the previous run:
Design MazeRunner, start of the top module:
module MazeRunner(clk,RST_n,SS_n,MOSI,MISO,SCLK,PWMR,PWML,
                  DIRR,DIRL,IR_EN,BMPL_n,BMPR_n,buzz,
				  buzz_n,RX,LED);
Settings: LEC_CHECK=0, CAP_MARGIN=20, CORE_MARGIN=2, CORE_UTILIZATION=40, CTS_CLUSTER_DIAMETER=77, GPL_ROUTABILITY_DRIVEN=0, GPL_TIMING_DRIVEN=1, HOLD_SLACK_MARGIN=0.19, SETUP_SLACK_MARGIN=-0.12, SLEW_MARGIN=5; clock period 13.5 ns.
run.sh (not shown) runs the stock make flow with config.mk's settings and CLKGATE_MAP_FILE=.
> inputs changed (the previous run -> the current run)
Settings: a change of SETUP_SLACK_MARGIN from -0.12 to -0.46; a change of CORE_UTILIZATION from 40 to 64; a deleted CTS_CLUSTER_DIAMETER that had been 77; a deleted GPL_ROUTABILITY_DRIVEN that had been 0; a deleted HOLD_SLACK_MARGIN that had been 0.19; a change of SLEW_MARGIN from 5 to 20; a deleted GPL_TIMING_DRIVEN that had been 1; a change of the clock period (ns, I/O delays scaled along) from 13.5 to 4.6.
==> comparison <==
On area of the synthesized netlist per yosys stat, the previous run tracks the current run almost exactly.
Of the previous run and the current run, just one finished clean: the previous run.
The current run: complete, dirty (setup timing)
The final instance area in the current run was higher than what the previous run gave.
As of the current run, post-route total power had risen by more than 100% compared to the previous run.
Die size delta (the current run − the previous run): favourable


Starting RTL as in the previous note.
// MazeRunner
module MazeRunner(clk,RST_n,SS_n,MOSI,MISO,SCLK,PWMR,PWML,
                  DIRR,DIRL,IR_EN,BMPL_n,BMPR_n,buzz,
				  buzz_n,RX,LED);
export LEC_CHECK = 0
export CAP_MARGIN = 20
export CORE_MARGIN = 2
export CORE_UTILIZATION = 40
export GPL_ROUTABILITY_DRIVEN = 0
export SETUP_SLACK_MARGIN = -0.12
export SLEW_MARGIN = 20
create_clock -name core_clock -period 10.0 [get_ports {clk}]
Change:
- CAP_MARGIN: 20 -> 25
- CELL_PAD_IN_SITES_DETAIL_PLACEMENT: unset -> 1
- CORE_ASPECT_RATIO: unset -> 1.32
- CORE_MARGIN: 2 -> 8
- CORE_UTILIZATION: 40 -> 18
- GPL_ROUTABILITY_DRIVEN: 0 -> unset
- GPL_TIMING_DRIVEN: unset -> 0
- MAX_ROUTING_LAYER: unset -> met4
- PLACE_DENSITY_LB_ADDON: unset -> 0.15
- SETUP_SLACK_MARGIN: -0.12 -> 2.27
- SLEW_MARGIN: 20 -> 35
- TNS_END_PERCENT: unset -> 95
What happened: Non-clock buffer count rose by 78; total power rose by 6.1%; die size rose by 140%; sequential power stays flat; setup slack gains 0.17 ns; synthesized area does not change; global-route usage fell by 6.9 points; routed wire length rose by 37%; synthesized cell count is unchanged; clock skew rose by 0.023 ns.
Change:
- CAP_MARGIN: 25 -> 20
- CELL_PAD_IN_SITES_DETAIL_PLACEMENT: 1 -> unset
- CORE_ASPECT_RATIO: 1.32 -> 0.97
- CORE_MARGIN: 8 -> 2
- CORE_UTILIZATION: 18 -> 40
- MAX_ROUTING_LAYER: met4 -> unset
- PLACE_DENSITY_LB_ADDON: 0.15 -> 0.07
- SETUP_SLACK_MARGIN: 2.27 -> unset
- SLEW_MARGIN: 35 -> 20
- TNS_END_PERCENT: 95 -> unset
Cell area went down by a few percent.
Combinational power went down slightly.
Worst hold slack is about the same.
Wire length went down by about a fifth.
Sequential power barely changes.
Change:
- ABC_AREA: unset -> 1
- CORE_ASPECT_RATIO: 0.97 -> unset
- CORE_UTILIZATION: 40 -> 70
- GPL_TIMING_DRIVEN: 0 -> unset
- PLACE_DENSITY: unset -> 0.6
- PLACE_DENSITY_LB_ADDON: 0.07 -> unset
- clock period: 10.0 -> 5.68 ns (I/O delays scaled with it)
The changed run ran to the end with violations: setup timing. Global-route usage increases by 11 points. Setup slack loses 1.7 ns. Clock-buffer cell count falls by 11. Wire length shrinks by 3.4%. Synthesized area increases by 1.6%.
Change:
- CTS_CLUSTER_DIAMETER: unset -> 27
- SETUP_SLACK_MARGIN: unset -> 1.28
- clock period: 5.68 -> 5.27 ns (I/O delays scaled with it)
Now the flow reached the layout checks and failed them: capacitance limit, setup timing; synthesized cell count does not change; critical path depth drops by 7; sequential power climbs by about 8%; maximum frequency drops by 13%; routed wire length climbs by about 75%; worst hold slack improved by 0.0038 ns; sequential share of layout area drops by 6.2 points; final area climbs by about 18%; count of clock-buffer cells in the layout climbs by 52; worst setup slack got worse by 1.3 ns.
Change:
- ABC_AREA: 1 -> unset
- CORE_UTILIZATION: 70 -> 40
- CTS_CLUSTER_DIAMETER: 27 -> unset
- SETUP_SLACK_MARGIN: 1.28 -> unset
- clock period: 5.27 -> 9.13 ns (I/O delays scaled with it)
What happened: With this change the flow completed without violations. Sequential power fell by well over a third. Wire length is lower by well over a third. Final cell count went down by roughly a tenth. Non-clock buffer count decreases by 236.
Power and IR drop assume default switching activity.
